== tundra ==
## JAM
module JAM (
input CLK,
input RST,
output reg [2:0] W,
output reg [2:0] J,
input [6:0] Cost,
output reg [3:0] MatchCount,
output reg [9:0] MinCost,
output reg Valid );
Size: about 30 I/O pins.
make LEC_CHECK=0 CAP_MARGIN=20 CELL_PAD_IN_SITES_GLOBAL_PLACEMENT=2 CORE_ASPECT_RATIO=0.5 CORE_MARGIN=2 CORE_UTILIZATION=40 CTS_CLUSTER_DIAMETER=194 CTS_CLUSTER_SIZE=99 PLACE_DENSITY_LB_ADDON=0.3 SETUP_SLACK_MARGIN=-0.78 SLEW_MARGIN=20 TNS_END_PERCENT=30 finish   # period 8.0 ns
run.sh (not shown) runs the stock make flow with config.mk's settings and CLKGATE_MAP_FILE=.
tundra finished end to end and its layout was clean on timing, DRC and antenna.
Input-level comparison between yarrow and tundra:
Settings: swapping 30 for 5 in TNS_END_PERCENT; putting ABC_AREA at 1 where nothing was set; swapping 99 for 100 in CTS_CLUSTER_SIZE; swapping 40 for 64 in CORE_UTILIZATION; clearing CELL_PAD_IN_SITES_GLOBAL_PLACEMENT, which used to be 2; clearing PLACE_DENSITY_LB_ADDON, which used to be 0.3; clearing CORE_ASPECT_RATIO, which used to be 0.5; clearing SETUP_SLACK_MARGIN, which used to be -0.78.
[summary]
- The synthesized cell count in yarrow is 1.3 times that in tundra.
- yarrow vs tundra: maximum fanout along the worst path down by a few percent
- Run comparison: tundra launch point of the worst path changePoint[0]$_DFFE_PP0P_; yarrow launch point of the worst path changePoint[1]$_DFFE_PP0P_
- yarrow: standby leakage power is 28% higher than what tundra reported.
- Compared with tundra, in yarrow count of placed standard cells including taps rose 164; cell area after layout now larger.
Here is what was changed in the inputs of raven compared with yarrow.
Settings: an added CELL_PAD_IN_SITES_GLOBAL_PLACEMENT of 2; an added SETUP_SLACK_MARGIN of 1.48; a change of TNS_END_PERCENT from 5 to 25; a change of CTS_CLUSTER_DIAMETER from 194 to 245; a change of CORE_UTILIZATION from 64 to 40; a change of CTS_CLUSTER_SIZE from 100 to 99; a deleted ABC_AREA that had been 1; an added PLACE_DENSITY_LB_ADDON of 0.3; an added CORE_ASPECT_RATIO of 1.04.
==> comparison <==
Looking at the reports, raven completed the entire flow and the layout it produced met the timing, DRC and antenna checks. For the share of the clock period used by the worst path after layout, raven came in 8.7 points higher than yarrow did. The final reports for raven and yarrow show average cell area after synthesis higher in the former. Diff yarrow -> raven: growth of design area from synthesis to finish went up, critical path depth went down, DRC violation total after the first TritonRoute iteration went down. Die area | raven > yarrow. Between yarrow and raven, the fraction of standard cell area that is sequential is higher for raven.
Here is what was changed in the inputs of maple compared with raven.
Settings: removing SETUP_SLACK_MARGIN (formerly 1.48); changing CTS_CLUSTER_DIAMETER from 245 to 236; removing TNS_END_PERCENT (formerly 25); removing CELL_PAD_IN_SITES_GLOBAL_PLACEMENT (formerly 2); removing CORE_ASPECT_RATIO (formerly 1.04); changing CTS_CLUSTER_SIZE from 99 to 100; changing CORE_UTILIZATION from 40 to 64; setting ABC_AREA to 1 for the first time; removing PLACE_DENSITY_LB_ADDON (formerly 0.3); setting PLACE_DENSITY to 0.95 for the first time.
Results
maple vs. raven: layout buffering overhead excluding clock cells went down by 0.27 points; multiplexer share of the synthesized area now sits lower; global-route wire length before repair fell by about 1.7%.
Looking at worst slew margin relative to its limit, maple sits 8.7 points above raven.
Clock-cell share of area (lower): raven
Lower sequential share of layout area among maple and raven: maple
Looking only at slew of the pin with the lowest slew margin, and setting everything else aside, the lower value of maple and raven goes to maple.
maple vs raven, slack of the critical path went up by 0.68 ns.

---

job 6497:
JAM again, from the RTL that the note above started with.
Settings: LEC_CHECK=0, ABC_AREA=1, CAP_MARGIN=5, CORE_MARGIN=2, CORE_UTILIZATION=72, CTS_CLUSTER_DIAMETER=223, CTS_CLUSTER_SIZE=100, SETUP_SLACK_MARGIN=0.54, SLEW_MARGIN=20; clock period 4.75 ns.
Job 6497: PASS, flow complete, no timing, DRC or antenna violations
diff inputs: job 6497 => job 1832
Settings: a deleted CTS_CLUSTER_SIZE that had been 100; a change of CTS_CLUSTER_DIAMETER from 223 to 335; a deleted SETUP_SLACK_MARGIN that had been 0.54; a change of CAP_MARGIN from 5 to 20; a change of the clock period (ns, I/O delays scaled along) from 4.75 to 2.11.
Findings:
- Job 1832 | ERROR | global routing
- Job 6497 -> job 1832: number of distinct library cells after synthesis flat
- As far as tally of buffers added on design ports goes, job 1832 and job 6497 are indistinguishable; the numbers are identical.
- Compared with job 6497, in job 1832 cell area after synthesis held; buffer depth of the longest clock path held.
- In job 1832, the final HPWL from detailed placement came out 1.7 mm above the value in job 6497.
- Comparing job 6497 with job 1832, the synthesized cell count came out essentially unchanged.
- Job 6497 -> job 1832: proportion of synthesized flip-flops having asynchronous set or reset flat
[inputs] job 435 vs job 1832
Settings: SETUP_SLACK_MARGIN now 0.32, previously not set; CORE_UTILIZATION now 40, was 72; CTS_CLUSTER_DIAMETER no longer set, was 335; ABC_AREA no longer set, was 1; the clock period (ns, I/O delays scaled along) now 3.72, was 2.11.
### Flow results
The flow ran to completion for all of job 1832 and job 435 but job 1832, which stopped partway.
Status(job 1832) = ERROR, stage = global routing
Going from job 1832 to job 435, area after detailed placement went down by about 11%, die boundary height now sits higher, post-CTS resize count lost 58.
The synthesized instance count number comes out lower for job 435 vs job 1832.
On mux contribution to synthesized area: between job 1832 and job 435, it ends up higher for job 435.
Synthesized area delta for job 435 relative to job 1832: 5.1% lower
Relative to job 1832, number of placement rows has increased by 12 in job 435.
Changes observed in job 435 relative to job 1832: total cell area reported by yosys after synthesis now sits lower; post-synthesis cell type count grew by 25; simple-gate share of the synthesized area went down.
Job 435 vs. job 1832: total die size went up by 68%.
Input-level comparison between job 488 and job 435:
Settings: clearing SETUP_SLACK_MARGIN, which used to be 0.32; putting CTS_CLUSTER_DIAMETER at 191 where nothing was set; putting ABC_AREA at 1 where nothing was set; putting CTS_CLUSTER_SIZE at 100 where nothing was set; swapping 40 for 64 in CORE_UTILIZATION; swapping 3.72 for 8.0 in the clock period (ns, I/O delays scaled along).
==> comparison <==
Per the comparison of job 488 with job 435, x dimension of the die saw a decrease; register share after synthesis now smaller. Die size: job 488 is under job 435. On area overhead of the layout relative to synthesis: between job 488 and job 435, it ends up lower for job 488. Delay of the slowest cell on the worst path, job 488 and job 435, lower one = job 435. ~same flop share of the area in job 488 and job 435. Looking at instance tally after logic synthesis, job 488 sits 28% above job 435. Between job 488 and job 435, count of clock-buffer cells in the layout is higher for job 488, job 435 comes in under that. Re maximum clock rate: job 488 and job 435 aren't equal, and the lower value belongs to job 435. Between job 488 and job 435, the adder-cell share of the synthesized area is higher for job 435.
#### Input delta (job 1721 over job 488)
Settings: ABC_AREA removed (was 1); CTS_CLUSTER_SIZE changed from 100 to 46; SETUP_SLACK_MARGIN newly set to -0.78; CORE_UTILIZATION changed from 64 to 40; CTS_CLUSTER_DIAMETER changed from 191 to 337; CELL_PAD_IN_SITES_GLOBAL_PLACEMENT newly set to 2.
==> results <==
Routed wire length: job 1721 higher than job 488
Net count of the finished layout was lower in job 1721 than in job 488.
Setup slack after layout: job 1721 vs job 488 down 0.67 ns

---

Starting RTL as in the previous note.
export LEC_CHECK = 0
export ABC_AREA = 1
export CAP_MARGIN = 20
export CORE_MARGIN = 2
export CORE_UTILIZATION = 65
export CTS_CLUSTER_DIAMETER = 354
export SETUP_SLACK_MARGIN = -0.14
export SLEW_MARGIN = 20
create_clock -name core_clock -period 2.22 [get_ports {CLK}]
The starting point finished but failed the layout checks on setup timing.
==> next run, changes <==
- ABC_AREA: 1 -> not set
- CTS_CLUSTER_DIAMETER: 354 -> not set
- SETUP_SLACK_MARGIN: -0.14 -> not set
- clock period: 2.22 -> 4.03 ns (I/O delays scaled with it)
- This time the run completed without violations
- final cell count shrinks by 27%
- sequential power shrinks by 45%
- setup slack is better by 0.79 ns
==> next run, changes <==
- ABC_AREA: not set -> 1
- CORE_UTILIZATION: 65 -> 72
- PLACE_DENSITY: not set -> 0.42
- clock period: 4.03 -> 2.99 ns (I/O delays scaled with it)
Effect:
- combinational power increases by well over a third
- non-clock buffer count increases by 15
- core utilization increases by 9.4 points
- worst setup slack degrades by 0.16 ns
- routed wire length increases by about a fifth
- clock power increases by a quarter to a third
- global-route usage increases by 10 points
- critical path depth increases by 3
- cell count increases by a quarter to a third
- via count increases by a quarter to a third
- power increases by a quarter to a third

---

Starting RTL as in the previous note.
Design JAM, start of the top module:
module JAM (
input CLK,
input RST,
output reg [2:0] W,
output reg [2:0] J,
input [6:0] Cost,
output reg [3:0] MatchCount,
output reg [9:0] MinCost,
output reg Valid );
reg [5:0]state;
reg [2:0]num[0:7];
reg [4:0]ix;
reg [9:0]tempCost;
reg [4:0]changePoint;
reg [4:0]n;
reg [4:0]max_min_pos;
reg [4:0]max_min_value;
always @(posedge CLK or posedge RST) 
begin
    if(RST)
    begin
		  W <= 0;
		  J <= 0;
		  Valid <= 0;
		  num[0] <= 0;
		  num[1] <= 1;
		  num[2] <= 2;
		  num[3] <= 3;
		  num[4] <= 4;
		  num[5] <= 5;
		  num[6] <= 6;
		  num[7] <= 7;
		  state <= 0;
		  ix <= 1;
		  tempCost <= 0;
		  MatchCount <= 0;
		  MinCost <= 1023;
		  changePoint <= 0;
		  n <= 10;
		  max_min_pos <= 0;
		  max_min_value <= 10;
    end
    else 
    begin
		case(state)
			5'd0:
			begin
				if(ix > 8)
				begin
					if(tempCost < MinCost)
					begin
						MatchCount <= 1;
						MinCost <= tempCost;
					end
					else if(tempCost == MinCost)
					begin
						MatchCount <= MatchCount + 1;
					end
					ix <= 1;
					tempCost <= 0;
					state <= 1;
				end
				else if(ix == 8)
				begin
					tempCost <= tempCost + Cost;
					ix <= ix + 1;
				end
				else
				begin
					tempCost <= tempCost + Cost;
					W <= ix;
					J <= num[ix];
					ix <= ix + 1;
				end
			end
			5'd1:
			begin
				if(num[7] > num[6])
				begin
					num[6] <= num[7];
					num[7] <= num[6];
  ...
==> flow/config.mk <==
export PLATFORM = sky130hd
export DESIGN_NAME = JAM
export DESIGN_NICKNAME = JAM
export VERILOG_FILES = /design/flow/design.v
export SDC_FILE = /design/flow/constraint.sdc
export NUM_CORES = 4
export LEC_CHECK = 0
export ABC_AREA = 0
export CAP_MARGIN = 0
export CELL_PAD_IN_SITES_DETAIL_PLACEMENT = 0
export CELL_PAD_IN_SITES_GLOBAL_PLACEMENT = 0
export CORE_ASPECT_RATIO = 1.39
export CORE_MARGIN = 2
export CORE_UTILIZATION = 15
export GPL_ROUTABILITY_DRIVEN = 1
export HOLD_SLACK_MARGIN = 0.25
export MAX_ROUTING_LAYER = met4
export PLACE_DENSITY_LB_ADDON = 0.13
export SETUP_SLACK_MARGIN = 1.08
export SLEW_MARGIN = 20
export TNS_END_PERCENT = 15
==> flow/constraint.sdc <==
create_clock -name core_clock -period 4.76 [get_ports {CLK}]
set_input_delay 0.9520 -clock core_clock [delete_from_list [all_inputs] [get_ports {CLK}]]
set_output_delay 0.9520 -clock core_clock [all_outputs]
set_load 0.01 [all_outputs]
Change:
- CAP_MARGIN: 0 -> 20
- CORE_UTILIZATION: 15 -> 22
- GPL_ROUTABILITY_DRIVEN: 1 -> 0
- HOLD_SLACK_MARGIN: 0.25 -> default
What happened: Final area shrinks by a few percent; routed wire length shrinks by a little under a tenth; combinational power shrinks slightly.
Change:
- CAP_MARGIN: 20 -> 0
- CORE_UTILIZATION: 22 -> 15
- CTS_CLUSTER_DIAMETER: default -> 207
- CTS_CLUSTER_SIZE: default -> 15
- GPL_TIMING_DRIVEN: default -> 0
- HOLD_SLACK_MARGIN: default -> 0.25
- MIN_ROUTING_LAYER: default -> met1
=> The new run finished clean; area after synthesis is unchanged; utilization came out lower by 7.2 points; final cell count increases by about a fifth; global-route usage decreases by 3.8 points; synthesized cell count is unchanged; critical path depth increases by 3.
Change:
- ABC_AREA: 0 -> default
- CAP_MARGIN: 0 -> 20
- CELL_PAD_IN_SITES_DETAIL_PLACEMENT: 0 -> 2
- CELL_PAD_IN_SITES_GLOBAL_PLACEMENT: 0 -> default
- CORE_ASPECT_RATIO: 1.39 -> default
- CORE_UTILIZATION: 15 -> 40
- CTS_CLUSTER_DIAMETER: 207 -> default
- CTS_CLUSTER_SIZE: 15 -> default
- HOLD_SLACK_MARGIN: 0.25 -> default
- MAX_ROUTING_LAYER: met4 -> default
- MIN_ROUTING_LAYER: met1 -> default
- PLACE_DENSITY_LB_ADDON: 0.13 -> default
- SETUP_SLACK_MARGIN: 1.08 -> default
- TNS_END_PERCENT: 15 -> default
- clock period: 4.76 -> 8.0 ns (I/O delays scaled with it)
What happened: The changed run finished with timing, DRC and antenna clean; wire length is higher by a little under a tenth; first-iteration DRC count grows by well over a third; design area goes down by a little under a tenth; setup slack improved by 2.2 ns; sequential share of layout area came out higher by 1.8 points; total power went down by well over a third; core utilization went up by 27 points.
Power is estimated from default activity; no workload was simulated.
